`flow/run.sh`:
```
#!/bin/bash
# the make line also repeats each setting of config.mk as NAME=value (left out here)
make -C /OpenROAD-flow-scripts/flow DESIGN_CONFIG=/design/flow/config.mk WORK_HOME=/design/flow/orfs CLKGATE_MAP_FILE= finish
```
`flow/config.mk`:
```
export PLATFORM = sky130hd
export DESIGN_NAME = cordic
export DESIGN_NICKNAME = cordic
export VERILOG_FILES = /design/flow/design.v
export SDC_FILE = /design/flow/constraint.sdc
export NUM_CORES = 4
export LEC_CHECK = 0
export CAP_MARGIN = 20
export CORE_ASPECT_RATIO = 0.5
export CORE_MARGIN = 2
export CORE_UTILIZATION = 72
export CTS_CLUSTER_DIAMETER = 346
export CTS_CLUSTER_SIZE = 95
export SETUP_SLACK_MARGIN = 1.31
export SLEW_MARGIN = 20
export TNS_END_PERCENT = 5
```
`flow/constraint.sdc`:
```
create_clock -name core_clock -period 6.8 [get_ports {clk}]
set_input_delay 1.3600 -clock core_clock [delete_from_list [all_inputs] [get_ports {clk}]]
set_output_delay 1.3600 -clock core_clock [all_outputs]
set_load 0.01 [all_outputs]
```
`flow/design.v`:
```
module cordic #(parameter WIDTH = 32, ITER = 16)(
    input clk,
    input rst,
    input start,
    input mode,  
    input signed [WIDTH-1:0] x_in,
    input signed [WIDTH-1:0] y_in,
    input signed [WIDTH-1:0] z_in,
    output reg signed [WIDTH-1:0] x_out,
    output reg signed [WIDTH-1:0] y_out,
    output reg signed [WIDTH-1:0] z_out,
    output reg done
);
    localparam signed [WIDTH-1:0] K = 32'sd19898;   
    localparam IDLE = 2'd0, PROCESS = 2'd1, DONE = 2'd2;
    reg signed [WIDTH-1:0] x, y, z;
    reg [4:0] i;
    reg [1:0] state;
    reg mode_r;  
    function signed [WIDTH-1:0] atan_table;
        input [3:0] idx;
        case (idx)
            4'd0:  atan_table = 32'sd25736;
            4'd1:  atan_table = 32'sd15192;
            4'd2:  atan_table = 32'sd8027;
            4'd3:  atan_table = 32'sd4074;
            4'd4:  atan_table = 32'sd2045;
            4'd5:  atan_table = 32'sd1023;
            4'd6:  atan_table = 32'sd511;
            4'd7:  atan_table = 32'sd256;
            4'd8:  atan_table = 32'sd128;
            4'd9:  atan_table = 32'sd64;
            4'd10: atan_table = 32'sd32;
            4'd11: atan_table = 32'sd16;
            4'd12: atan_table = 32'sd8;
            4'd13: atan_table = 32'sd4;
            4'd14: atan_table = 32'sd2;
            default: atan_table = 32'sd1;
        endcase
    endfunction
    always @(posedge clk or posedge rst) begin
        if (rst) begin
            state <= IDLE;
            done <= 0;
            x <= 0; y <= 0; z <= 0;
            x_out <= 0; y_out <= 0; z_out <= 0;
            i <= 0;
            mode_r <= 0;
        end 
        else begin
            case (state)
                IDLE: begin
                    done <= 0;
                    if (start) begin
                        x <= mode ? x_in : K;
                        y <= mode ? y_in : 0;
                        z <= mode ? 0 : z_in;
                        mode_r <= mode;
                        i <= 0;
                        state <= PROCESS;
                    end
                end
                PROCESS: begin
                    if (i < ITER) begin
                        if ((mode_r == 0 && z >= 0) || (mode_r == 1 && y < 0)) begin
                            x <= x - (y >>> i);
                            y <= y + (x >>> i);
                            z <= z - atan_table(i[3:0]);
                        end 
                        else begin
                            x <= x + (y >>> i);
                            y <= y - (x >>> i);
                            z <= z + atan_table(i[3:0]);
                        end
                        i <= i + 1;
                    end 
                    else begin
                        x_out <= x;
                        y_out <= y;
                        z_out <= z;
                        done <= 1;
                        state <= DONE;
                    end
                end
                DONE: begin
                    done <= 0;      
                    state <= IDLE;   
                end
            endcase
        end
    end
endmodule
```
==> out/summary.rpt, run 1 <==
=========================================================================================
Post-synthesis cell area                                                       0.0189 mm2
Number of buffers on the longest clock path                                             3
Post-Place Setup Slack                                                             288 ps
Area of the core                                                               0.0254 mm2
TritonCTS Buffers                                                                       6
Cell row count                                                                         41
Proportion of synthesized chip area in sequential cells                             0.268
Count of hold-fix buffers inserted at cts                                               0
IO buf count                                                                          196
Stopping stage                                                               global routing
Proportion of register bits with asynchronous set or reset after synthesis           1.00
Clock sink count                                                                      202
Synthesized instance count                                                           2087
Post-Syn Nets                                                                        2302
AND/OR/NAND/NOR Cells, Area Fraction                                                0.141
Cell with the most instances after synthesis                                 sky130_fd_sc_hd__nor2_1
Most frequent cells after synthesis                                          sky130_fd_sc_hd__nor2_1, sky130_fd_sc_hd__dfrtp_1, sky130_fd_sc_hd__nand2_1, sky130_fd_sc_hd__a21oi_1, sky130_fd_sc_hd__o21ai_0
Mux area share                                                                      0.186
Global placement routability congestion                                              1.08
Fraction of synthesized cell area taken by the top area cell type                   0.267
Compound-Gate Fraction of Synth Area                                                0.217
Cells taking the most area after synthesis                                   sky130_fd_sc_hd__dfrtp_1, sky130_fd_sc_hd__ha_1, sky130_fd_sc_hd__mux2_2, sky130_fd_sc_hd__mux4_2, sky130_fd_sc_hd__nor2_1
Die height                                                                         118 um
Effective utilization at floorplan                                                  0.741
Dominant flop cell                                                           sky130_fd_sc_hd__dfrtp_1
Post-synthesis average cell area                                                 9.04 um2
Adder Area Share                                                                   0.0775
Synth flops                                                                           202
Yosys Chip Area                                                                0.0189 mm2
Clock Root Buffer                                                            sky130_fd_sc_hd__clkbuf_16
Number of flops mapped to enable cells by yosys                                         0
Yosys warnings                                                                          1
Log Error                                                                    [ERROR GRT-0228] Horizontal edge usage exceeds the maximum allowed. (21, 12) usage=65535 limit=3200
Top comb family, area                                                        AND-OR/OR-AND gates
Outcome                                                                      stopped before the end
Half-perimeter wire length after placement                                       48600 um
Cell taking the most area after synthesis                                    sky130_fd_sc_hd__dfrtp_1
Netlist cell types                                                                     94
H-tree levels                                                                           1
Total I/O pin count                                                                   197
Chip width                                                                         233 um
Xor and xnor area share after synthesis                                            0.0687
Total cells reported by yosys after synthesis                                        2087
Area enclosed by the die boundary                                              0.0276 mm2
=========================================================================================
## per-stage QoR
stage	instances	cell area (um2)
3_3_place_gp	2550	21200
2_1_floorplan	2087	18900
4_1_cts	2614	22500
3_5_place_dp	2550	21200
## repair_timing
| action | CTS |
|---|---|
| setup buffers | 53 |
| resized | 123 |
| gates cloned | 3 |
| endpoints found under the setup margin | 59 |
| pin swaps | 43 |
==> inputs of run 2 (changes only) <==
ABC_AREA = 1   (was not set)
CELL_PAD_IN_SITES_GLOBAL_PLACEMENT = 1   (was not set)
CORE_ASPECT_RATIO = 1.67   (was 0.5)
CORE_UTILIZATION = 65   (was 72)
CTS_CLUSTER_DIAMETER = not set   (was 346)
CTS_CLUSTER_SIZE = 22   (was 95)
GPL_TIMING_DRIVEN = 0   (was not set)
MAX_ROUTING_LAYER = met5   (was not set)
SETUP_SLACK_MARGIN = not set   (was 1.31)
SLEW_MARGIN = 30   (was 20)
TNS_END_PERCENT = 10   (was 5)
clock period = 4.09 ns   (was 6.8 ns; I/O delays follow)
==> run 2 against run 1 <==
The flow stops in global placement without I/O. Synthesized cell count up 42%. Area after synthesis up 1.5%. Die area increased by 12%.
==> out/summary.rpt, run 2 <==
=========================================================================================
Dominant flop cell                                                           sky130_fd_sc_hd__dfrtp_1
Compound-Gate Fraction of Synth Area                                                0.178
Fraction of synthesized cell area taken by the top area cell type                   0.263
Yosys Chip Area                                                                0.0191 mm2
Effective utilization at floorplan                                                  0.658
Post-synthesis average cell area                                                 6.46 um2
Number of flops mapped to enable cells by yosys                                         0
Yosys warnings                                                                          1
Chip width                                                                         137 um
Cell with the most instances after synthesis                                 sky130_fd_sc_hd__nand2_1
Proportion of synthesized chip area in sequential cells                             0.264
Cell row count                                                                         81
Adder Area Share                                                                   0.0764
Netlist cell types                                                                     61
Synth flops                                                                           202
Cell taking the most area after synthesis                                    sky130_fd_sc_hd__dfrtp_1
Synthesized instance count                                                           2960
Total cells reported by yosys after synthesis                                        2960
Area of the core                                                               0.0291 mm2
Xor and xnor area share after synthesis                                            0.0498
Mux area share                                                                          0
Top comb family, area                                                        simple AND/OR/NAND/NOR gates
Stopping stage                                                               global placement without I/O
Post-synthesis cell area                                                       0.0191 mm2
Cells taking the most area after synthesis                                   sky130_fd_sc_hd__dfrtp_1, sky130_fd_sc_hd__nand2_1, sky130_fd_sc_hd__nand3_1, sky130_fd_sc_hd__a21oi_1, sky130_fd_sc_hd__ha_1
Most frequent cells after synthesis                                          sky130_fd_sc_hd__nand2_1, sky130_fd_sc_hd__nand3_1, sky130_fd_sc_hd__a21oi_1, sky130_fd_sc_hd__nor2_1, sky130_fd_sc_hd__inv_1
AND/OR/NAND/NOR Cells, Area Fraction                                                0.353
Outcome                                                                      stopped before the end
Post-Syn Nets                                                                        3175
Area enclosed by the die boundary                                              0.0309 mm2
Log Error                                                                    [ERROR GPL-0301] Utilization 106.789 % exceeds 100%.
Die height                                                                         226 um
Proportion of register bits with asynchronous set or reset after synthesis           1.00
=========================================================================================
==> inputs of run 3 (changes only) <==
ABC_AREA = 0   (was 1)
CELL_PAD_IN_SITES_DETAIL_PLACEMENT = 1   (was not set)
CELL_PAD_IN_SITES_GLOBAL_PLACEMENT = 3   (was 1)
CORE_ASPECT_RATIO = 0.68   (was 1.67)
CORE_MARGIN = 10   (was 2)
CORE_UTILIZATION = 62   (was 65)
CTS_CLUSTER_SIZE = 77   (was 22)
GPL_ROUTABILITY_DRIVEN = 1   (was not set)
MAX_ROUTING_LAYER = not set   (was met5)
MIN_ROUTING_LAYER = met2   (was not set)
SLEW_MARGIN = 15   (was 30)
TNS_END_PERCENT = 5   (was 10)
clock period = 7.0 ns   (was 4.09 ns; I/O delays follow)
==> run 3 against run 2 <==
Synthesized cell count down 29%. Die area up 23%. The flow again stops in global placement without I/O. Area after synthesis down 1.5%.
==> out/summary.rpt, run 3 <==
=========================================================================================
Yosys Chip Area                                                                0.0189 mm2
Area enclosed by the die boundary                                              0.0379 mm2
Yosys warnings                                                                          1
Most frequent cells after synthesis                                          sky130_fd_sc_hd__nor2_1, sky130_fd_sc_hd__dfrtp_1, sky130_fd_sc_hd__nand2_1, sky130_fd_sc_hd__a21oi_1, sky130_fd_sc_hd__o21ai_0
Synthesized instance count                                                           2087
Area of the core                                                               0.0299 mm2
Effective utilization at floorplan                                                  0.631
Post-synthesis average cell area                                                 9.04 um2
Log Error                                                                    [ERROR GPL-0301] Utilization 127.772 % exceeds 100%.
Number of flops mapped to enable cells by yosys                                         0
Proportion of synthesized chip area in sequential cells                             0.268
Fraction of synthesized cell area taken by the top area cell type                   0.267
Post-Syn Nets                                                                        2302
AND/OR/NAND/NOR Cells, Area Fraction                                                0.141
Chip width                                                                         231 um
Cell taking the most area after synthesis                                    sky130_fd_sc_hd__dfrtp_1
Proportion of register bits with asynchronous set or reset after synthesis           1.00
Die height                                                                         164 um
Compound-Gate Fraction of Synth Area                                                0.217
Synth flops                                                                           202
Total cells reported by yosys after synthesis                                        2087
Cell row count                                                                         52
Mux area share                                                                      0.186
Post-synthesis cell area                                                       0.0189 mm2
Outcome                                                                      stopped before the end
Cells taking the most area after synthesis                                   sky130_fd_sc_hd__dfrtp_1, sky130_fd_sc_hd__ha_1, sky130_fd_sc_hd__mux2_2, sky130_fd_sc_hd__mux4_2, sky130_fd_sc_hd__nor2_1
Adder Area Share                                                                   0.0775
Netlist cell types                                                                     94
Xor and xnor area share after synthesis                                            0.0687
Cell with the most instances after synthesis                                 sky130_fd_sc_hd__nor2_1
Dominant flop cell                                                           sky130_fd_sc_hd__dfrtp_1
Top comb family, area                                                        AND-OR/OR-AND gates
Stopping stage                                                               global placement without I/O
=========================================================================================
==> inputs of run 4 (changes only) <==
ABC_AREA = not set   (was 0)
CELL_PAD_IN_SITES_DETAIL_PLACEMENT = not set   (was 1)
CELL_PAD_IN_SITES_GLOBAL_PLACEMENT = not set   (was 3)
CORE_ASPECT_RATIO = not set   (was 0.68)
CORE_MARGIN = 2   (was 10)
CORE_UTILIZATION = 66   (was 62)
CTS_CLUSTER_SIZE = 54   (was 77)
GPL_ROUTABILITY_DRIVEN = not set   (was 1)
GPL_TIMING_DRIVEN = not set   (was 0)
MIN_ROUTING_LAYER = not set   (was met2)
SETUP_SLACK_MARGIN = -0.38   (was not set)
SLEW_MARGIN = 20   (was 15)
TNS_END_PERCENT = not set   (was 5)
clock period = 5.66 ns   (was 7.0 ns; I/O delays follow)
==> run 4 against run 3 <==
The layout now fails its checks (setup timing). Area after synthesis unchanged. Die area is 21% lower. Synthesized cell count stayed put.
==> out/summary.rpt, run 4 <==
=========================================================================================
Pin count of the biggest net entering global routing                                  128
Die height                                                                         173 um
TritonCTS Buffers                                                                      23
Crit-path most repeated cell                                                 sky130_fd_sc_hd__o21ai_0
Worst min-delay path class                                                     reg -> reg
Fraction of the cycle the final worst path needs                                     1.05
Cells taking the most area after synthesis                                   sky130_fd_sc_hd__dfrtp_1, sky130_fd_sc_hd__ha_1, sky130_fd_sc_hd__mux2_2, sky130_fd_sc_hd__mux4_2, sky130_fd_sc_hd__nor2_1
Cell taking the most area after synthesis                                    sky130_fd_sc_hd__dfrtp_1
H-tree levels                                                                           1
Aggregate global routing overflow                                                       0
Final count of hold timing violations                                                   0
Worst setup endpoint                                                                y[28]
Area enclosed by the die boundary                                              0.0299 mm2
Drt first pass iters                                                                    6
Worst setup path startpoint                                                          i[0]
Total wire length                                                                75900 um
Slack of the worst reg-to-reg path                                                -280 ps
Synthesis-to-finish area growth                                                     26.9%
Layout Check Fail Reasons                                                    setup timing
Half-perimeter wire length after placement                                       53000 um
Cell Chain, Critical Path                                                    buf_12, buf_4, mux4_2, mux2i_1, o221ai_1, o211ai_1, ha_2, inv_1, or4_1, o41ai_2, xnor2_1, ha_1, a21o_1, a21oi_1, o21bai_1, a31oi_1, o21ai_0, o21ai_0, nand2_1, a31oi_2, buf_4, o21ai_0, xnor2_1, o22ai_1
Post-Place Setup Slack                                                            -301 ps
Remaining max-slew budget at the tightest pin                                       0.424
Via density per instance                                                             7.28
Final non-filler cell area                                                     0.0239 mm2
Via count of the first global-routing pass                                          20760
DRC violation count after routing                                                       0
Count of final setup violators                                                         27
Cell Area, Placed                                                              0.0230 mm2
Initial antenna violation count                                                         2
Tally of OpenROAD warnings                                                             44
Yosys Chip Area                                                                0.0189 mm2
Compound-Gate Fraction of Synth Area                                                0.217
Source of the worst hold timing path                                             state[1]
Synth flops                                                                           202
Worst reg2reg path endpoint                                                         y[28]
Post-route worst setup slack                                                      -280 ps
Max Cap Viol                                                                            0
Total routing resource utilization after global routing                             0.487
Cell depth of the worst hold path                                                       1
Dominant flop cell                                                           sky130_fd_sc_hd__dfrtp_1
Number of flops mapped to enable cells by yosys                                         0
Unrepaired setup endpoints after global routing                                       yes
NumNets Final                                                                        2680
Starting DRC count in detailed routing                                               3160
Clock sink count                                                                      202
Worst R2R Start                                                                      i[0]
Total via count after detailed routing                                              20779
Area of the core                                                               0.0279 mm2
DRT antenna net count                                                                   0
Largest stage delay, worst path                                                    590 ps
Total cells reported by yosys after synthesis                                        2087
Top achievable clock speed                                                        168 MHz
Clock Root Buffer                                                            sky130_fd_sc_hd__clkbuf_16
Fin util                                                                            0.856
AND/OR/NAND/NOR Cells, Area Fraction                                                0.141
CTS clk-pin slew, worst paths                                                       70 ps
Clk ins delay skew pair                                                            560 ps
Hold Crit Endpoint                                                               state[0]
Least-Margin Pin Slew                                                              862 ps
Highest fanout seen on the critical path                                               11
IO buf count                                                                          196
Mux area share                                                                      0.186
Setup crit end kind                                                                  flop
Netlist cell types                                                                     94
Number of buffers on the longest clock path                                             3
Global placement routability congestion                                              1.16
Data required, critical path                                                      6050 ps
Cell with the most instances after synthesis                                 sky130_fd_sc_hd__nor2_1
Cell depth of the worst setup path                                                     24
Proportion of register bits with asynchronous set or reset after synthesis           1.00
Final critical path time including I/O delays and setup                           5940 ps
Fraction of synthesized cell area taken by the top area cell type                   0.267
Worst hold margin                                                                  483 ps
Yosys warnings                                                                          1
Outcome                                                                      failed layout checks
Cell family with the largest share of critical-path delay                    AND-OR/OR-AND gates
Wire length of the first global-routing pass                                    115000 um
Synthesized instance count                                                           2087
Cell row count                                                                         61
Depth of the worst register-to-register path                                           24
Most frequent cells after synthesis                                          sky130_fd_sc_hd__nor2_1, sky130_fd_sc_hd__dfrtp_1, sky130_fd_sc_hd__nand2_1, sky130_fd_sc_hd__a21oi_1, sky130_fd_sc_hd__o21ai_0
Adder Area Share                                                                   0.0775
Proportion of synthesized chip area in sequential cells                             0.268
Max-slew violation count                                                                0
Total I/O pin count                                                                   197
Post-synthesis cell area                                                       0.0189 mm2
Worst Path Class, Setup                                                        reg -> reg
CTS tree                                                                              yes
Startpoint type of the worst setup path                                              flop
Diode insertion count for antenna repair                                                0
Mean routed wirelength per cell                                                   26.6 um
Chip width                                                                         173 um
Critical path buffers and inverters                                                     4
Library cell contributing the largest single delay on the critical path      sky130_fd_sc_hd__or4_1
Clock skew after layout                                                           15.9 ps
Data arrival time of the critical path                                            6330 ps
Top comb family, area                                                        AND-OR/OR-AND gates
Post-synthesis average cell area                                                 9.04 um2
Effective utilization at floorplan                                                  0.675
Post-Syn Nets                                                                        2302
Xor and xnor area share after synthesis                                            0.0687
=========================================================================================
## run 4: routing by layer
metal | global-route usage | wire length, um
met1 | 0.586 | 25800
met2 | 0.773 | 34000
met3 | 0.140 | 10200
met4 | 0.297 | 5950
met5 | 0 | 12
## run 4: area by class of cell
| class | count | area [um2] |
|---|---|---|
| Inverter | 43 | 165 |
| Tap cell | 378 | 473 |
| Clock buffer | 29 | 638 |
| Clock inverter | 9 | 70.1 |
| Fill cell | 1474 | 4010 |
| Timing Repair Buffer | 485 | 4310 |
| Multi-Input combinational cell | 1710 | 13200 |
| Sequential cell | 202 | 5060 |
## run 4: what timing repair did
item / 4_1_cts / 5_1_grt
hold buffers: 0 / 0
setup buffers: 0 / 6
endpoints found under the setup margin: 0 / 34
gates resized: 0 / 36
## run 4: through the flow
stage                     TNS [ps]  cells
final                        -3010   2856
after global routing        -11350   2856
after CTS                    -4610   2850
after detailed placement     -1960   2812
after global placement        -533   2812
after floorplan              -1280   2087
==> inputs of run 5 (changes only) <==
CORE_UTILIZATION = 56   (was 66)
CTS_CLUSTER_SIZE = not set   (was 54)
SETUP_SLACK_MARGIN = -0.46   (was -0.38)
clock period = 4.63 ns   (was 5.66 ns; I/O delays follow)
==> run 5 against run 4 <==
Still fails the layout checks on setup timing. Non-clock buffer count grew 394. Area after synthesis unchanged. Register-to-register slack worse by 950 ps. Final cell count rose by 16%. Global-route usage is 3.6 points lower. Sequential cell count unchanged. Die area increased by 17%. Worst setup slack got worse by 950 ps. Routed wire length rose by 16%.
==> out/summary.rpt, run 5 <==
=========================================================================================
Outcome                                                                      failed layout checks
Layout Check Fail Reasons                                                    setup timing
Tally of OpenROAD warnings                                                             45
Worst R2R Start                                                                      i[0]
Aggregate global routing overflow                                                       0
Final count of hold timing violations                                                   0
Proportion of register bits with asynchronous set or reset after synthesis           1.00
Cells taking the most area after synthesis                                   sky130_fd_sc_hd__dfrtp_1, sky130_fd_sc_hd__ha_1, sky130_fd_sc_hd__mux2_2, sky130_fd_sc_hd__mux4_2, sky130_fd_sc_hd__nor2_1
Mux area share                                                                      0.186
Final sum of negative setup slack                                               -46300 ps
Cell family with the largest share of critical-path delay                    simple AND/OR/NAND/NOR gates
Wire length of the first global-routing pass                                    125000 um
CTS clk-pin slew, worst paths                                                       70 ps
Filler Cell Count                                                                    1726
Drt first pass iters                                                                    9
Die height                                                                         188 um
DRC violation count after routing                                                       0
Library cell contributing the largest single delay on the critical path      sky130_fd_sc_hd__mux4_2
Top comb family, area                                                        AND-OR/OR-AND gates
Via count of the first global-routing pass                                          22274
Post-Route M1 WL                                                                 30500 um
Slack of the worst reg-to-reg path                                               -1230 ps
Yosys warnings                                                                          1
Max-slew violation count                                                                0
Initial antenna violation count                                                         2
Final critical path time including I/O delays and setup                           5860 ps
Synth flops                                                                           202
Chip width                                                                         188 um
Total cells reported by yosys after synthesis                                        2087
Worst min-delay path class                                                     reg -> reg
Clock skew after layout                                                           38.6 ps
Xor and xnor area share after synthesis                                            0.0687
Yosys Chip Area                                                                0.0189 mm2
Area enclosed by the die boundary                                              0.0352 mm2
Most frequent cells after synthesis                                          sky130_fd_sc_hd__nor2_1, sky130_fd_sc_hd__dfrtp_1, sky130_fd_sc_hd__nand2_1, sky130_fd_sc_hd__a21oi_1, sky130_fd_sc_hd__o21ai_0
Depth of the worst register-to-register path                                           25
Largest stage delay, worst path                                                    570 ps
Worst setup endpoint                                                                y[21]
Source of the worst hold timing path                                             x_out[4]
Post-synthesis cell area                                                       0.0189 mm2
Remaining max-slew budget at the tightest pin                                       0.333
Worst Path Class, Setup                                                        reg -> reg
Top achievable clock speed                                                        171 MHz
Hold Crit Endpoint                                                               x_out[4]
Critical path buffers and inverters                                                     7
Highest fanout seen on the critical path                                                9
Total wire length                                                                88000 um
Count of hold-fix buffers inserted at cts                                               0
Least-Margin Pin Slew                                                             1000 ps
Via density per instance                                                             6.88
Post-Place Setup Slack                                                           -1160 ps
Area of the core                                                               0.0334 mm2
Post-Syn Nets                                                                        2302
Effective utilization at floorplan                                                  0.565
Clk ins delay skew pair                                                            590 ps
Netlist cell types                                                                     94
Compound-Gate Fraction of Synth Area                                                0.217
IO buf count                                                                          196
Number of flops mapped to enable cells by yosys                                         0
Count of final setup violators                                                         71
Cell depth of the worst hold path                                                       1
Global placement routability congestion                                              1.06
DRT antenna net count                                                                   0
Setup crit end kind                                                                  flop
Crit-path most repeated cell                                                 sky130_fd_sc_hd__buf_4
Total via count after detailed routing                                              22879
Synthesis-to-finish area growth                                                     50.4%
Met2 routed WL                                                                   39800 um
Cell with the most instances after synthesis                                 sky130_fd_sc_hd__nor2_1
Cell row count                                                                         67
Proportion of synthesized chip area in sequential cells                             0.268
Met3 wire len                                                                    10300 um
H-tree levels                                                                           1
Pin count of the biggest net entering global routing                                   89
Post-synthesis average cell area                                                 9.04 um2
Post-route worst setup slack                                                     -1230 ps
Worst reg2reg path endpoint                                                         y[21]
Fraction of synthesized cell area taken by the top area cell type                   0.267
TritonCTS Buffers                                                                      25
Adder Area Share                                                                   0.0775
AND/OR/NAND/NOR Cells, Area Fraction                                                0.141
Dominant flop cell                                                           sky130_fd_sc_hd__dfrtp_1
Data arrival time of the critical path                                            6330 ps
Number of buffers on the longest clock path                                             3
Unrepaired setup endpoints after global routing                                       yes
Clock sink count                                                                      202
Mean routed wirelength per cell                                                   26.4 um
Clock Root Buffer                                                            sky130_fd_sc_hd__clkbuf_16
CTS tree                                                                              yes
NumNets Final                                                                        3076
Total routing resource utilization after global routing                             0.450
Max Cap Viol                                                                            0
Startpoint type of the worst setup path                                              flop
Total I/O pin count                                                                   197
Cell depth of the worst setup path                                                     25
Cell taking the most area after synthesis                                    sky130_fd_sc_hd__dfrtp_1
Half-perimeter wire length after placement                                       58900 um
Starting DRC count in detailed routing                                               3004
Fraction of the cycle the final worst path needs                                     1.27
Top layer used by detailed routing                                                   met5
Worst setup path startpoint                                                          i[0]
Synthesized instance count                                                           2087
Data required, critical path                                                      5100 ps
=========================================================================================
==> run 5: final cells by class <==
type,instances,area (um2),share of cell area
Clock buffer,32,662,0.0233
Clock inverter,10,134,0.00472
Tap cell,448,561,0.0198
Multi-Input combinational cell,1710,14400,0.507
Timing Repair Buffer,879,7380,0.260
Antenna cell,2,5.00,0.000176
Inverter,43,169,0.00596
Sequential cell,202,5060,0.179
==> run 5: repair_timing <==
item                                    in CTS  in global routing
pin swaps                                   67                 75
buffers inserted                            27                 54
gates cloned                                 2                  1
endpoints found under the setup margin      50                 58
resized                                    137                159
==> run 5: metal layers <==
layer / GRT usage / up-vias
met3: 0.101 / 691
met5: 0 / -
met2: 0.753 / 1923
met1: 0.547 / 10914
met4: 0.233 / 4
li1: - / 9347
==> run 5: stage by stage <==
step	cells	area, um2	util	hold slack [ps]
after floorplan	2087	19000	-	437
after global placement	3219	25800	0.772	454
after detailed placement	3219	25800	0.772	461
after CTS	3280	27300	0.820	484
after global routing	3324	28400	0.850	519
final	3326	28400	0.850	502
==> inputs of run 6 (changes only) <==
CORE_ASPECT_RATIO = 0.91   (was not set)
CORE_UTILIZATION = 72   (was 56)
CTS_CLUSTER_DIAMETER = 93   (was not set)
CTS_CLUSTER_SIZE = 79   (was not set)
MAX_ROUTING_LAYER = met4   (was not set)
PLACE_DENSITY = 0.35   (was not set)
SETUP_SLACK_MARGIN = 1.73   (was -0.46)
clock period = 5.85 ns   (was 4.63 ns; I/O delays follow)
==> run 6 against run 5 <==
The flow now stops in global routing. Die area down 22%. Synthesized cell count unchanged. Area after synthesis unchanged.
==> out/summary.rpt, run 6 <==
=========================================================================================
Post-Place Setup Slack                                                            -176 ps
Netlist cell types                                                                     94
Outcome                                                                      stopped before the end
Chip width                                                                         174 um
Total instance count after detailed placement                                        2595
Proportion of synthesized chip area in sequential cells                             0.268
Dominant flop cell                                                           sky130_fd_sc_hd__dfrtp_1
Clock sink count                                                                      202
Die height                                                                         158 um
Most frequent cells after synthesis                                          sky130_fd_sc_hd__nor2_1, sky130_fd_sc_hd__dfrtp_1, sky130_fd_sc_hd__nand2_1, sky130_fd_sc_hd__a21oi_1, sky130_fd_sc_hd__o21ai_0
Post-synthesis cell area                                                       0.0189 mm2
Proportion of register bits with asynchronous set or reset after synthesis           1.00
Aggregate global routing overflow                                                     479
Total cells reported by yosys after synthesis                                        2087
Fraction of synthesized cell area taken by the top area cell type                   0.267
Yosys Chip Area                                                                0.0189 mm2
Cell row count                                                                         56
Cells taking the most area after synthesis                                   sky130_fd_sc_hd__dfrtp_1, sky130_fd_sc_hd__ha_1, sky130_fd_sc_hd__mux2_2, sky130_fd_sc_hd__mux4_2, sky130_fd_sc_hd__nor2_1
Post-synthesis average cell area                                                 9.04 um2
Effective utilization at floorplan                                                  0.731
Mux area share                                                                      0.186
IO buf count                                                                          196
Log Error                                                                    [ERROR GRT-0232] Routing congestion too high. Check the congestion heatmap in the GUI.
Global placement routability congestion                                              1.17
Total I/O pin count                                                                   197
Top comb family, area                                                        AND-OR/OR-AND gates
Cell taking the most area after synthesis                                    sky130_fd_sc_hd__dfrtp_1
Synthesized instance count                                                           2087
Half-perimeter wire length after placement                                       46900 um
Number of buffers on the longest clock path                                             3
H-tree levels                                                                           1
Clock Root Buffer                                                            sky130_fd_sc_hd__clkbuf_16
Stopping stage                                                               global routing
Number of flops mapped to enable cells by yosys                                         0
Synth flops                                                                           202
Area enclosed by the die boundary                                              0.0275 mm2
Yosys warnings                                                                          1
Total routing resource utilization after global routing                             0.891
Xor and xnor area share after synthesis                                            0.0687
Cell with the most instances after synthesis                                 sky130_fd_sc_hd__nor2_1
Adder Area Share                                                                   0.0775
TritonCTS Buffers                                                                      11
Compound-Gate Fraction of Synth Area                                                0.217
AND/OR/NAND/NOR Cells, Area Fraction                                                0.141
Post-Syn Nets                                                                        2302
Area of the core                                                               0.0258 mm2
=========================================================================================
-- run 6: stage by stage --
stage	TNS [ps]	hold slack (ps)	instance area, um2	utilization
floorplan	0	437	19100	-
global placement	-82.6	447	21700	0.841
detailed placement	-465	455	21700	0.841
CTS	0	487	23300	0.902
-- run 6: timing repair --
item | in CTS
buffers inserted | 77
gates resized | 118
setup endpoints to repair | 80
cloned | 2
pin swaps | 70
hold buffers | 0
-- run 6: metal layers --
metal,overflow,global-route usage
met2,260,1.02
met3,48,0.764
met4,150,0.928
met5,-,-
met1,21,0.850
==> inputs of run 7 (changes only) <==
CAP_MARGIN = 25   (was 20)
CELL_PAD_IN_SITES_DETAIL_PLACEMENT = 0   (was not set)
CORE_ASPECT_RATIO = 0.89   (was 0.91)
CTS_CLUSTER_DIAMETER = not set   (was 93)
CTS_CLUSTER_SIZE = 86   (was 79)
PLACE_DENSITY = not set   (was 0.35)
PLACE_DENSITY_LB_ADDON = 0.27   (was not set)
SETUP_SLACK_MARGIN = 1.72   (was 1.73)
TNS_END_PERCENT = 5   (was not set)
clock period = 6.95 ns   (was 5.85 ns; I/O delays follow)
==> run 7 against run 6 <==
The flow again stops in global routing. Synthesized cell count did not move. Die area hardly changed. Area after synthesis unchanged.
==> out/summary.rpt, run 7 <==
=========================================================================================
Xor and xnor area share after synthesis                                            0.0687
Top comb family, area                                                        AND-OR/OR-AND gates
Post-Place Setup Slack                                                             377 ps
Number of buffers on the longest clock path                                             3
Count of hold-fix buffers inserted at cts                                               0
Log Error                                                                    [ERROR GRT-0232] Routing congestion too high. Check the congestion heatmap in the GUI.
Post-synthesis cell area                                                       0.0189 mm2
Half-perimeter wire length after placement                                       47700 um
Cell row count                                                                         55
Total cells reported by yosys after synthesis                                        2087
Stopping stage                                                               global routing
Aggregate global routing overflow                                                     131
Area of the core                                                               0.0256 mm2
AND/OR/NAND/NOR Cells, Area Fraction                                                0.141
Post-synthesis average cell area                                                 9.04 um2
Effective utilization at floorplan                                                  0.737
Area enclosed by the die boundary                                              0.0275 mm2
Yosys warnings                                                                          1
Proportion of register bits with asynchronous set or reset after synthesis           1.00
Netlist cell types                                                                     94
Cells taking the most area after synthesis                                   sky130_fd_sc_hd__dfrtp_1, sky130_fd_sc_hd__ha_1, sky130_fd_sc_hd__mux2_2, sky130_fd_sc_hd__mux4_2, sky130_fd_sc_hd__nor2_1
Total routing resource utilization after global routing                             0.818
Synth flops                                                                           202
Clock Root Buffer                                                            sky130_fd_sc_hd__clkbuf_16
Adder Area Share                                                                   0.0775
Global placement routability congestion                                              1.15
Post-Syn Nets                                                                        2302
Chip width                                                                         176 um
Outcome                                                                      stopped before the end
Fraction of synthesized cell area taken by the top area cell type                   0.267
Compound-Gate Fraction of Synth Area                                                0.217
Die height                                                                         157 um
IO buf count                                                                          196
Number of flops mapped to enable cells by yosys                                         0
Cell taking the most area after synthesis                                    sky130_fd_sc_hd__dfrtp_1
Yosys Chip Area                                                                0.0189 mm2
H-tree levels                                                                           1
Most frequent cells after synthesis                                          sky130_fd_sc_hd__nor2_1, sky130_fd_sc_hd__dfrtp_1, sky130_fd_sc_hd__nand2_1, sky130_fd_sc_hd__a21oi_1, sky130_fd_sc_hd__o21ai_0
Cell Area, Placed                                                              0.0211 mm2
Total instance count after detailed placement                                        2540
Cell with the most instances after synthesis                                 sky130_fd_sc_hd__nor2_1
Total I/O pin count                                                                   197
Mux area share                                                                      0.186
Clock sink count                                                                      202
TritonCTS Buffers                                                                      22
Dominant flop cell                                                           sky130_fd_sc_hd__dfrtp_1
Proportion of synthesized chip area in sequential cells                             0.268
Synthesized instance count                                                           2087
=========================================================================================
[run 7: per-stage QoR]
step	utilization	hold WS, ps
2_1_floorplan	-	437
3_3_place_gp	0.823	462
3_5_place_dp	0.823	464
4_1_cts	0.898	508
[run 7: timing repair]
item,in CTS
gates resized,122
buffers inserted,64
setup endpoints to repair,68
pin swaps,34
cloned,4
[run 7: metal layers]
metal | GRT usage | GRT overflow
met1 | 0.804 | 6
met5 | - | -
met3 | 0.680 | 10
met2 | 0.956 | 69
met4 | 0.786 | 46
==> inputs of run 8 (changes only) <==
CAP_MARGIN = 20   (was 25)
CELL_PAD_IN_SITES_DETAIL_PLACEMENT = not set   (was 0)
CORE_ASPECT_RATIO = 0.92   (was 0.89)
CORE_UTILIZATION = 70   (was 72)
CTS_CLUSTER_DIAMETER = 213   (was not set)
CTS_CLUSTER_SIZE = 54   (was 86)
HOLD_SLACK_MARGIN = -0.09   (was not set)
MAX_ROUTING_LAYER = not set   (was met4)
PLACE_DENSITY_LB_ADDON = not set   (was 0.27)
SETUP_SLACK_MARGIN = -0.38   (was 1.72)
TNS_END_PERCENT = not set   (was 5)
clock period = 4.94 ns   (was 6.95 ns; I/O delays follow)
==> run 8 against run 7 <==
The run fails in clock tree synthesis. Area after synthesis unchanged. Synthesized cell count unchanged. Die area up 2.8%.
==> out/summary.rpt, run 8 <==
=========================================================================================
Proportion of register bits with asynchronous set or reset after synthesis           1.00
Area enclosed by the die boundary                                              0.0283 mm2
Synth flops                                                                           202
Area of the core                                                               0.0265 mm2
Cells taking the most area after synthesis                                   sky130_fd_sc_hd__dfrtp_1, sky130_fd_sc_hd__ha_1, sky130_fd_sc_hd__mux2_2, sky130_fd_sc_hd__mux4_2, sky130_fd_sc_hd__nor2_1
Post-Place Setup Slack                                                           -1020 ps
Post-synthesis average cell area                                                 9.04 um2
Die height                                                                         161 um
IO buf count                                                                          196
Number of flops mapped to enable cells by yosys                                         0
Compound-Gate Fraction of Synth Area                                                0.217
Most frequent cells after synthesis                                          sky130_fd_sc_hd__nor2_1, sky130_fd_sc_hd__dfrtp_1, sky130_fd_sc_hd__nand2_1, sky130_fd_sc_hd__a21oi_1, sky130_fd_sc_hd__o21ai_0
Chip width                                                                         175 um
Outcome                                                                      stopped before the end
AND/OR/NAND/NOR Cells, Area Fraction                                                0.141
Cell row count                                                                         57
Synthesized instance count                                                           2087
Stopping stage                                                               clock tree synthesis
Total I/O pin count                                                                   197
Dominant flop cell                                                           sky130_fd_sc_hd__dfrtp_1
Xor and xnor area share after synthesis                                            0.0687
Global placement routability congestion                                              1.15
Total instance count after detailed placement                                        3015
Half-perimeter wire length after placement                                       61400 um
Effective utilization at floorplan                                                  0.713
Fraction of synthesized cell area taken by the top area cell type                   0.267
Netlist cell types                                                                     94
Top comb family, area                                                        AND-OR/OR-AND gates
Total cells reported by yosys after synthesis                                        2087
Post-Syn Nets                                                                        2302
Mux area share                                                                      0.186
Post-synthesis cell area                                                       0.0189 mm2
Yosys Chip Area                                                                0.0189 mm2
Cell with the most instances after synthesis                                 sky130_fd_sc_hd__nor2_1
Adder Area Share                                                                   0.0775
Proportion of synthesized chip area in sequential cells                             0.268
Yosys warnings                                                                          1
Log Error                                                                    [ERROR DPL-0033] detailed placement checks failed during check placement.
Cell taking the most area after synthesis                                    sky130_fd_sc_hd__dfrtp_1
=========================================================================================
==> run 8: through the flow <==
| stage | TNS, ps | area [um2] |
|---|---|---|
| after floorplan | -7490 | 19000 |
| after global placement | -9990 | 24800 |
| after detailed placement | -23130 | 24800 |
==> inputs of run 9 (changes only) <==
CORE_ASPECT_RATIO = not set   (was 0.92)
CORE_UTILIZATION = 72   (was 70)
CTS_CLUSTER_DIAMETER = 205   (was 213)
CTS_CLUSTER_SIZE = 33   (was 54)
HOLD_SLACK_MARGIN = not set   (was -0.09)
PLACE_DENSITY_LB_ADDON = 0.24   (was not set)
SETUP_SLACK_MARGIN = not set   (was -0.38)
clock period = 5.34 ns   (was 4.94 ns; I/O delays follow)
==> run 9 against run 8 <==
The flow stops in global routing. Synthesized cell count unchanged. Die area down 2.7%. Area after synthesis unchanged.
==> out/summary.rpt, run 9 <==
=========================================================================================
Aggregate global routing overflow                                                      26
Post-Place Setup Slack                                                            -496 ps
Cell row count                                                                         59
Synthesized instance count                                                           2087
Yosys warnings                                                                          1
Compound-Gate Fraction of Synth Area                                                0.217
Cell taking the most area after synthesis                                    sky130_fd_sc_hd__dfrtp_1
Mux area share                                                                      0.186
Area of the core                                                               0.0259 mm2
Most frequent cells after synthesis                                          sky130_fd_sc_hd__nor2_1, sky130_fd_sc_hd__dfrtp_1, sky130_fd_sc_hd__nand2_1, sky130_fd_sc_hd__a21oi_1, sky130_fd_sc_hd__o21ai_0
TritonCTS Buffers                                                                      10
Post-synthesis average cell area                                                 9.04 um2
Chip width                                                                         166 um
Xor and xnor area share after synthesis                                            0.0687
Adder Area Share                                                                   0.0775
Fraction of synthesized cell area taken by the top area cell type                   0.267
Half-perimeter wire length after placement                                       50700 um
Number of flops mapped to enable cells by yosys                                         0
Outcome                                                                      stopped before the end
IO buf count                                                                          196
Netlist cell types                                                                     94
Global placement routability congestion                                              1.23
Number of buffers on the longest clock path                                             3
Log Error                                                                    [ERROR GRT-0232] Routing congestion too high. Check the congestion heatmap in the GUI.
Total cells reported by yosys after synthesis                                        2087
Proportion of synthesized chip area in sequential cells                             0.268
AND/OR/NAND/NOR Cells, Area Fraction                                                0.141
Proportion of register bits with asynchronous set or reset after synthesis           1.00
Dominant flop cell                                                           sky130_fd_sc_hd__dfrtp_1
Area enclosed by the die boundary                                              0.0275 mm2
Die height                                                                         166 um
H-tree levels                                                                           1
Top comb family, area                                                        AND-OR/OR-AND gates
Synth flops                                                                           202
Stopping stage                                                               global routing
Post-synthesis cell area                                                       0.0189 mm2
Post-Syn Nets                                                                        2302
Clock sink count                                                                      202
Cells taking the most area after synthesis                                   sky130_fd_sc_hd__dfrtp_1, sky130_fd_sc_hd__ha_1, sky130_fd_sc_hd__mux2_2, sky130_fd_sc_hd__mux4_2, sky130_fd_sc_hd__nor2_1
Yosys Chip Area                                                                0.0189 mm2
Total routing resource utilization after global routing                             0.775
Cell Area, Placed                                                              0.0226 mm2
Clock Root Buffer                                                            sky130_fd_sc_hd__clkbuf_16
Cell with the most instances after synthesis                                 sky130_fd_sc_hd__nor2_1
Effective utilization at floorplan                                                  0.728
Total I/O pin count                                                                   197
=========================================================================================
-- run 9: metrics by stage --
stage | hold slack (ps) | setup TNS, ps | std cells | utilization
after floorplan | 437 | -216 | 2087 | -
after detailed placement | 458 | -5200 | 2716 | 0.873
after CTS | 489 | -294 | 2782 | 0.919
after global placement | 448 | -1010 | 2716 | 0.873
-- run 9: what timing repair did --
| action | 4_1_cts |
|---|---|
| cloned | 4 |
| buffers inserted | 47 |
| hold buffers | 0 |
| pin swaps | 42 |
| setup endpoints to repair | 28 |
| resized | 119 |
-- run 9: metal layers --
metal / GRT overflow / track usage
met1: 1 / 0.772
met2: 6 / 0.909
met3: 5 / 0.665
met5: 1 / 0.508
met4: 13 / 0.735
==> inputs of run 10 (changes only) <==
CORE_UTILIZATION = 59   (was 72)
CTS_CLUSTER_DIAMETER = not set   (was 205)
CTS_CLUSTER_SIZE = not set   (was 33)
PLACE_DENSITY_LB_ADDON = not set   (was 0.24)
clock period = 6.8 ns   (was 5.34 ns; I/O delays follow)
==> run 10 against run 9 <==
The run now finishes clean. Die area is 21% higher. Area after synthesis stayed put. Synthesized cell count stayed put.
==> out/summary.rpt, run 10 <==
=========================================================================================
Netlist cell types                                                                     94
Dominant flop cell                                                           sky130_fd_sc_hd__dfrtp_1
Cell Chain, Critical Path                                                    mux4_2, mux2i_2, o22ai_1, nor3_2, ha_1, inv_1, or4_1, o41ai_1, xnor2_1, ha_1, and4_1, a221oi_1, o31ai_1, o31a_1, a211oi_1, a21oi_1, a21oi_1, o221ai_1, a21oi_1, xnor2_1, o21ai_1
Startpoint type of the worst setup path                                              flop
Cells taking the most area after synthesis                                   sky130_fd_sc_hd__dfrtp_1, sky130_fd_sc_hd__ha_1, sky130_fd_sc_hd__mux2_2, sky130_fd_sc_hd__mux4_2, sky130_fd_sc_hd__nor2_1
Clock sink count                                                                      202
Fraction of synthesized cell area taken by the top area cell type                   0.267
H-tree levels                                                                           1
Total via count after detailed routing                                              18920
Tally of OpenROAD warnings                                                             43
Total I/O pin count                                                                   197
Proportion of register bits with asynchronous set or reset after synthesis           1.00
Fraction of the cycle the final worst path needs                                    0.955
Total routing resource utilization after global routing                             0.421
Chip width                                                                         183 um
Worst setup path startpoint                                                          i[0]
DRT antenna net count                                                                   0
Diode insertion count for antenna repair                                                0
Number of flops mapped to enable cells by yosys                                         0
Post-synthesis average cell area                                                 9.04 um2
Pin count of the biggest net entering global routing                                  125
Yosys warnings                                                                          1
Cell row count                                                                         65
Data required, critical path                                                      7210 ps
Worst R2R Start                                                                      i[0]
Clock skew after layout                                                           17.7 ps
Clock Root Buffer                                                            sky130_fd_sc_hd__clkbuf_16
Mean routed wirelength per cell                                                   26.8 um
Area of the core                                                               0.0315 mm2
Adder Area Share                                                                   0.0775
NumNets Final                                                                        2462
CTS tree                                                                              yes
Cell Area, Placed                                                              0.0213 mm2
DRC violation count after routing                                                       0
Depth of the worst register-to-register path                                           21
Most frequent cells after synthesis                                          sky130_fd_sc_hd__nor2_1, sky130_fd_sc_hd__dfrtp_1, sky130_fd_sc_hd__nand2_1, sky130_fd_sc_hd__a21oi_1, sky130_fd_sc_hd__o21ai_0
Final non-filler cell area                                                     0.0222 mm2
Synth flops                                                                           202
Aggregate global routing overflow                                                       0
Cell depth of the worst setup path                                                     21
Worst reg2reg path endpoint                                                         y[31]
Data arrival time of the critical path                                            6900 ps
IO buf count                                                                          196
AND/OR/NAND/NOR Cells, Area Fraction                                                0.141
Highest fanout seen on the critical path                                               18
Drt first pass iters                                                                    8
Wire length of the first global-routing pass                                    109000 um
Count of final setup violators                                                          0
Via count of the first global-routing pass                                          18726
Proportion of synthesized chip area in sequential cells                             0.268
Worst Path Class, Setup                                                        reg -> reg
Global placement routability congestion                                              1.01
Total cells reported by yosys after synthesis                                        2087
Yosys Chip Area                                                                0.0189 mm2
Top achievable clock speed                                                        154 MHz
Cell depth of the worst hold path                                                       1
Area enclosed by the die boundary                                              0.0334 mm2
Max Cap Viol                                                                            0
Top comb family, area                                                        AND-OR/OR-AND gates
Unrepaired setup endpoints after global routing                                        no
Least-Margin Pin Slew                                                             1010 ps
Cell with the most instances after synthesis                                 sky130_fd_sc_hd__nor2_1
Total wire length                                                                71600 um
Post-Syn Nets                                                                        2302
Effective utilization at floorplan                                                  0.599
Cell family with the largest share of critical-path delay                    AND-OR/OR-AND gates
Worst hold margin                                                                  491 ps
Number of buffers on the longest clock path                                             3
Starting DRC count in detailed routing                                               2553
Outcome                                                          timing/DRC/antenna clean
Xor and xnor area share after synthesis                                            0.0687
Largest stage delay, worst path                                                    680 ps
Initial antenna violation count                                                         1
Die height                                                                         183 um
Critical path buffers and inverters                                                     1
Library cell contributing the largest single delay on the critical path      sky130_fd_sc_hd__dfrtp_4
Filler Cell Count                                                                    2311
Remaining max-slew budget at the tightest pin                                       0.329
Worst setup endpoint                                                                y[31]
Crit-path most repeated cell                                                 sky130_fd_sc_hd__a21oi_1
Worst min-delay path class                                                     reg -> reg
Cell taking the most area after synthesis                                    sky130_fd_sc_hd__dfrtp_1
Fin util                                                                            0.705
Count of hold-fix buffers inserted at cts                                               0
Clk ins delay skew pair                                                            560 ps
Setup crit end kind                                                                  flop
Synthesis-to-finish area growth                                                     17.7%
Half-perimeter wire length after placement                                       51700 um
Final critical path time including I/O delays and setup                           6490 ps
TritonCTS Buffers                                                                      24
CTS clk-pin slew, worst paths                                                       70 ps
Via density per instance                                                             7.09
Compound-Gate Fraction of Synth Area                                                0.217
Source of the worst hold timing path                                             state[1]
Synthesized instance count                                                           2087
Final count of hold timing violations                                                   0
Post-synthesis cell area                                                       0.0189 mm2
Mux area share                                                                      0.186
Slack of the worst reg-to-reg path                                                 310 ps
Hold Crit Endpoint                                                               state[0]
Max-slew violation count                                                                0
=========================================================================================
## run 10: area by class of cell
type                    instances  area [um2]  share of cell area
clock buffers                  32         661              0.0298
clock inverters                12         135             0.00609
inverters                      43         165             0.00744
multi-input cells            1710       13100               0.590
flip-flops and latches        202        5060               0.228
well taps                     402         503              0.0227
repair buffers                266        2580               0.116
## run 10: timing repair
item | in CTS | in global routing
gates cloned | 0 | 0
setup buffers | 0 | 1
pin swaps | 0 | 0
gates resized | 1 | 5
endpoints found under the setup margin | 1 | 13
## run 10: through the flow
step | setup TNS [ps] | setup WS (ps) | instances
2_1_floorplan | 0 | 753 | 2087
3_3_place_gp | -21.2 | -21.2 | 2620
3_5_place_dp | -15.4 | -15.4 | 2621
4_1_cts | 0 | 132 | 2665
5_1_grt | 0 | 43.6 | 2667
6_report | 0 | 306 | 2667
## run 10: layer usage
| layer | vias up | share of wire | GRT usage | routed length, um |
|---|---|---|---|---|
| met3 | 324 | 0.10 | 0.0915 | 7270 |
| li1 | 8120 | - | - | - |
| met1 | 9188 | 0.38 | 0.533 | 27100 |
| met2 | 1288 | 0.47 | 0.692 | 33300 |
| met4 | 0 | 0.055 | 0.197 | 3910 |
| met5 | - | 0 | 0 | 0 |
==> inputs of run 11 (changes only) <==
CORE_UTILIZATION = 72   (was 59)
CTS_CLUSTER_SIZE = 90   (was not set)
PLACE_DENSITY_LB_ADDON = 0.24   (was not set)
TNS_END_PERCENT = 5   (was not set)
clock period = 5.35 ns   (was 6.8 ns; I/O delays follow)
==> run 11 against run 10 <==
Die area shrank 18%. Synthesized cell count is the same. The flow now stops in clock tree synthesis. Area after synthesis is the same.
==> out/summary.rpt, run 11 <==
=========================================================================================
Yosys Chip Area                                                                0.0189 mm2
Cell with the most instances after synthesis                                 sky130_fd_sc_hd__nor2_1
Cell row count                                                                         59
Die height                                                                         166 um
Post-Place Setup Slack                                                            -939 ps
Synth flops                                                                           202
Synthesized instance count                                                           2087
Number of flops mapped to enable cells by yosys                                         0
Adder Area Share                                                                   0.0775
Chip width                                                                         166 um
Xor and xnor area share after synthesis                                            0.0687
Cell taking the most area after synthesis                                    sky130_fd_sc_hd__dfrtp_1
Total I/O pin count                                                                   197
Proportion of synthesized chip area in sequential cells                             0.268
Cells taking the most area after synthesis                                   sky130_fd_sc_hd__dfrtp_1, sky130_fd_sc_hd__ha_1, sky130_fd_sc_hd__mux2_2, sky130_fd_sc_hd__mux4_2, sky130_fd_sc_hd__nor2_1
Mux area share                                                                      0.186
Dominant flop cell                                                           sky130_fd_sc_hd__dfrtp_1
AND/OR/NAND/NOR Cells, Area Fraction                                                0.141
Total cells reported by yosys after synthesis                                        2087
Global placement routability congestion                                              1.24
Top comb family, area                                                        AND-OR/OR-AND gates
Netlist cell types                                                                     94
Effective utilization at floorplan                                                  0.728
Yosys warnings                                                                          1
Post-Syn Nets                                                                        2302
Compound-Gate Fraction of Synth Area                                                0.217
Area of the core                                                               0.0259 mm2
Post-synthesis average cell area                                                 9.04 um2
Log Error                                                                    [ERROR DPL-0033] detailed placement checks failed during check placement.
Half-perimeter wire length after placement                                       57900 um
Most frequent cells after synthesis                                          sky130_fd_sc_hd__nor2_1, sky130_fd_sc_hd__dfrtp_1, sky130_fd_sc_hd__nand2_1, sky130_fd_sc_hd__a21oi_1, sky130_fd_sc_hd__o21ai_0
Proportion of register bits with asynchronous set or reset after synthesis           1.00
Area enclosed by the die boundary                                              0.0275 mm2
Outcome                                                                      stopped before the end
Stopping stage                                                               clock tree synthesis
IO buf count                                                                          196
Fraction of synthesized cell area taken by the top area cell type                   0.267
Post-synthesis cell area                                                       0.0189 mm2
=========================================================================================
-- run 11: metrics by stage --
stage / area (um2) / std cells / setup TNS, ps / util
2_1_floorplan: 18900 / 2087 / -7540 / -
3_3_place_gp: 23700 / 2878 / -8120 / 0.915
3_5_place_dp: 23700 / 2878 / -23060 / 0.915
==> inputs of run 12 (changes only) <==
ABC_AREA = 1   (was not set)
CAP_MARGIN = 35   (was 20)
CELL_PAD_IN_SITES_GLOBAL_PLACEMENT = 3   (was not set)
CORE_ASPECT_RATIO = 0.51   (was not set)
CORE_UTILIZATION = 40   (was 72)
CTS_CLUSTER_SIZE = 77   (was 90)
GPL_ROUTABILITY_DRIVEN = 1   (was not set)
GPL_TIMING_DRIVEN = 0   (was not set)
PLACE_DENSITY_LB_ADDON = not set   (was 0.24)
SLEW_MARGIN = 15   (was 20)
clock period = 7.0 ns   (was 5.35 ns; I/O delays follow)
==> run 12 against run 11 <==
The run fails in global placement. Area after synthesis grew 1.5%. Die area grew 81%. Synthesized cell count grew 42%.
==> out/summary.rpt, run 12 <==
=========================================================================================
Adder Area Share                                                                   0.0764
Synthesized instance count                                                           2960
Mux area share                                                                          0
Yosys Chip Area                                                                0.0191 mm2
Area enclosed by the die boundary                                              0.0497 mm2
AND/OR/NAND/NOR Cells, Area Fraction                                                0.353
Yosys warnings                                                                          1
Cell row count                                                                         57
Compound-Gate Fraction of Synth Area                                                0.178
Total cells reported by yosys after synthesis                                        2960
Dominant flop cell                                                           sky130_fd_sc_hd__dfrtp_1
Die height                                                                         160 um
Synth flops                                                                           202
Cell with the most instances after synthesis                                 sky130_fd_sc_hd__nand2_1
Proportion of register bits with asynchronous set or reset after synthesis           1.00
Post-Syn Nets                                                                        3175
Post-synthesis cell area                                                       0.0191 mm2
Most frequent cells after synthesis                                          sky130_fd_sc_hd__nand2_1, sky130_fd_sc_hd__nand3_1, sky130_fd_sc_hd__a21oi_1, sky130_fd_sc_hd__nor2_1, sky130_fd_sc_hd__inv_1
Cell taking the most area after synthesis                                    sky130_fd_sc_hd__dfrtp_1
Cells taking the most area after synthesis                                   sky130_fd_sc_hd__dfrtp_1, sky130_fd_sc_hd__nand2_1, sky130_fd_sc_hd__nand3_1, sky130_fd_sc_hd__a21oi_1, sky130_fd_sc_hd__ha_1
Xor and xnor area share after synthesis                                            0.0498
Number of flops mapped to enable cells by yosys                                         0
Netlist cell types                                                                     61
Effective utilization at floorplan                                                  0.403
Proportion of synthesized chip area in sequential cells                             0.264
Area of the core                                                               0.0474 mm2
Top comb family, area                                                        simple AND/OR/NAND/NOR gates
Post-synthesis average cell area                                                 6.46 um2
Total I/O pin count                                                                   197
Outcome                                                                      stopped before the end
Log Error                                                                    [ERROR GPL-0301] Utilization 107.950 % exceeds 100%.
Fraction of synthesized cell area taken by the top area cell type                   0.263
Chip width                                                                         310 um
Stopping stage                                                               global placement
=========================================================================================
==> inputs of run 13 (changes only) <==
ABC_AREA = not set   (was 1)
CAP_MARGIN = 20   (was 35)
CELL_PAD_IN_SITES_GLOBAL_PLACEMENT = not set   (was 3)
CORE_ASPECT_RATIO = not set   (was 0.51)
CORE_UTILIZATION = 68   (was 40)
CTS_CLUSTER_SIZE = 34   (was 77)
GPL_ROUTABILITY_DRIVEN = not set   (was 1)
GPL_TIMING_DRIVEN = not set   (was 0)
SETUP_SLACK_MARGIN = -0.37   (was not set)
SLEW_MARGIN = 20   (was 15)
clock period = 4.72 ns   (was 7.0 ns; I/O delays follow)
==> run 13 against run 12 <==
The run fails in clock tree synthesis. Area after synthesis is 1.5% lower. Synthesized cell count is 29% lower. Die area shrank 41%.
==> out/summary.rpt, run 13 <==
=========================================================================================
Area enclosed by the die boundary                                              0.0291 mm2
Dominant flop cell                                                           sky130_fd_sc_hd__dfrtp_1
Cells taking the most area after synthesis                                   sky130_fd_sc_hd__dfrtp_1, sky130_fd_sc_hd__ha_1, sky130_fd_sc_hd__mux2_2, sky130_fd_sc_hd__mux4_2, sky130_fd_sc_hd__nor2_1
Stopping stage                                                               clock tree synthesis
Compound-Gate Fraction of Synth Area                                                0.217
Fraction of synthesized cell area taken by the top area cell type                   0.267
AND/OR/NAND/NOR Cells, Area Fraction                                                0.141
Log Error                                                                    [ERROR DPL-0038] Utilization greater than 100%, impossible to legalize
Chip width                                                                         171 um
Number of flops mapped to enable cells by yosys                                         0
Post-synthesis average cell area                                                 9.04 um2
Cell with the most instances after synthesis                                 sky130_fd_sc_hd__nor2_1
Total I/O pin count                                                                   197
Proportion of register bits with asynchronous set or reset after synthesis           1.00
Yosys warnings                                                                          1
Area of the core                                                               0.0271 mm2
Top comb family, area                                                        AND-OR/OR-AND gates
Yosys Chip Area                                                                0.0189 mm2
Half-perimeter wire length after placement                                       62000 um
Most frequent cells after synthesis                                          sky130_fd_sc_hd__nor2_1, sky130_fd_sc_hd__dfrtp_1, sky130_fd_sc_hd__nand2_1, sky130_fd_sc_hd__a21oi_1, sky130_fd_sc_hd__o21ai_0
Total cells reported by yosys after synthesis                                        2087
Die height                                                                         171 um
Mux area share                                                                      0.186
Global placement routability congestion                                              1.21
Outcome                                                                      stopped before the end
Synth flops                                                                           202
Cell taking the most area after synthesis                                    sky130_fd_sc_hd__dfrtp_1
Xor and xnor area share after synthesis                                            0.0687
Synthesized instance count                                                           2087
Post-synthesis cell area                                                       0.0189 mm2
IO buf count                                                                          196
Effective utilization at floorplan                                                  0.696
Post-Syn Nets                                                                        2302
Proportion of synthesized chip area in sequential cells                             0.268
Netlist cell types                                                                     94
Cell row count                                                                         60
Adder Area Share                                                                   0.0775
=========================================================================================
[run 13: per-stage QoR]
step                cell area, um2  worst slack (ps)  cells
detailed placement           25300             -1600   3123
global placement             25300             -1180   3123
floorplan                    18900             -1330   2087
==> inputs of run 14 (changes only) <==
CORE_ASPECT_RATIO = 0.5   (was not set)
CORE_UTILIZATION = 72   (was 68)
CTS_CLUSTER_DIAMETER = 346   (was not set)
CTS_CLUSTER_SIZE = 95   (was 34)
SETUP_SLACK_MARGIN = not set   (was -0.37)
clock period = 5.05 ns   (was 4.72 ns; I/O delays follow)
==> run 14 against run 13 <==
The run fails in detailed placement. Die area is 5.2% lower. Synthesized cell count stayed put. Area after synthesis stayed put.
==> out/summary.rpt, run 14 <==
=========================================================================================
Post-synthesis average cell area                                                 9.04 um2
Cell row count                                                                         41
Proportion of register bits with asynchronous set or reset after synthesis           1.00
Yosys Chip Area                                                                0.0189 mm2
Cell taking the most area after synthesis                                    sky130_fd_sc_hd__dfrtp_1
Netlist cell types                                                                     94
Total I/O pin count                                                                   197
Outcome                                                                      stopped before the end
Adder Area Share                                                                   0.0775
AND/OR/NAND/NOR Cells, Area Fraction                                                0.141
Cells taking the most area after synthesis                                   sky130_fd_sc_hd__dfrtp_1, sky130_fd_sc_hd__ha_1, sky130_fd_sc_hd__mux2_2, sky130_fd_sc_hd__mux4_2, sky130_fd_sc_hd__nor2_1
Mux area share                                                                      0.186
Effective utilization at floorplan                                                  0.741
Proportion of synthesized chip area in sequential cells                             0.268
Stopping stage                                                               detailed placement
Area enclosed by the die boundary                                              0.0276 mm2
Chip width                                                                         233 um
Most frequent cells after synthesis                                          sky130_fd_sc_hd__nor2_1, sky130_fd_sc_hd__dfrtp_1, sky130_fd_sc_hd__nand2_1, sky130_fd_sc_hd__a21oi_1, sky130_fd_sc_hd__o21ai_0
Global placement routability congestion                                              1.22
Cell with the most instances after synthesis                                 sky130_fd_sc_hd__nor2_1
Post-synthesis cell area                                                       0.0189 mm2
Fraction of synthesized cell area taken by the top area cell type                   0.267
Compound-Gate Fraction of Synth Area                                                0.217
Synthesized instance count                                                           2087
Top comb family, area                                                        AND-OR/OR-AND gates
Area of the core                                                               0.0254 mm2
Die height                                                                         118 um
Log Error                                                                    [ERROR DPL-0033] detailed placement checks failed during check placement.
Xor and xnor area share after synthesis                                            0.0687
Post-Syn Nets                                                                        2302
IO buf count                                                                          196
Total cells reported by yosys after synthesis                                        2087
Dominant flop cell                                                           sky130_fd_sc_hd__dfrtp_1
Synth flops                                                                           202
Number of flops mapped to enable cells by yosys                                         0
Yosys warnings                                                                          1
=========================================================================================
run 14: per-stage QoR:
step              area, um2  TNS (ps)
floorplan             18900    -17470
global placement      25200    -16640
==> inputs of run 15 (changes only) <==
ABC_AREA = 1   (was not set)
CELL_PAD_IN_SITES_DETAIL_PLACEMENT = 1   (was not set)
CORE_ASPECT_RATIO = not set   (was 0.5)
CORE_UTILIZATION = 63   (was 72)
CTS_CLUSTER_DIAMETER = not set   (was 346)
CTS_CLUSTER_SIZE = not set   (was 95)
GPL_ROUTABILITY_DRIVEN = 0   (was not set)
MAX_ROUTING_LAYER = met4   (was not set)
MIN_ROUTING_LAYER = met1   (was not set)
SETUP_SLACK_MARGIN = 1.53   (was not set)
TNS_END_PERCENT = not set   (was 5)
clock period = 7.0 ns   (was 5.05 ns; I/O delays follow)
==> run 15 against run 14 <==
Synthesized cell count up 42%. The flow again stops in detailed placement. Die area is 15% higher. Area after synthesis grew 1.5%.
==> out/summary.rpt, run 15 <==
=========================================================================================
Outcome                                                                      stopped before the end
Stopping stage                                                               detailed placement
Log Error                                                                    [ERROR DPL-0033] detailed placement checks failed during check placement.
Synthesized instance count                                                           2960
Synth flops                                                                           202
Post-Syn Nets                                                                        3175
Total cells reported by yosys after synthesis                                        2960
Proportion of synthesized chip area in sequential cells                             0.264
Most frequent cells after synthesis                                          sky130_fd_sc_hd__nand2_1, sky130_fd_sc_hd__nand3_1, sky130_fd_sc_hd__a21oi_1, sky130_fd_sc_hd__nor2_1, sky130_fd_sc_hd__inv_1
Proportion of register bits with asynchronous set or reset after synthesis           1.00
Yosys Chip Area                                                                0.0191 mm2
Xor and xnor area share after synthesis                                            0.0498
Die height                                                                         178 um
Fraction of synthesized cell area taken by the top area cell type                   0.263
IO buf count                                                                          196
AND/OR/NAND/NOR Cells, Area Fraction                                                0.353
Compound-Gate Fraction of Synth Area                                                0.178
Number of flops mapped to enable cells by yosys                                         0
Netlist cell types                                                                     61
Area of the core                                                               0.0298 mm2
Area enclosed by the die boundary                                              0.0318 mm2
Cell with the most instances after synthesis                                 sky130_fd_sc_hd__nand2_1
Chip width                                                                         178 um
Post-synthesis cell area                                                       0.0191 mm2
Cells taking the most area after synthesis                                   sky130_fd_sc_hd__dfrtp_1, sky130_fd_sc_hd__nand2_1, sky130_fd_sc_hd__nand3_1, sky130_fd_sc_hd__a21oi_1, sky130_fd_sc_hd__ha_1
Top comb family, area                                                        simple AND/OR/NAND/NOR gates
Post-synthesis average cell area                                                 6.46 um2
Adder Area Share                                                                   0.0764
Effective utilization at floorplan                                                  0.642
Dominant flop cell                                                           sky130_fd_sc_hd__dfrtp_1
Cell taking the most area after synthesis                                    sky130_fd_sc_hd__dfrtp_1
Yosys warnings                                                                          1
Cell row count                                                                         63
Mux area share                                                                          0
Total I/O pin count                                                                   197
=========================================================================================
## run 15: per-stage QoR
step              worst slack [ps]  cells
floorplan                     2770   2960
global placement              1840   3431
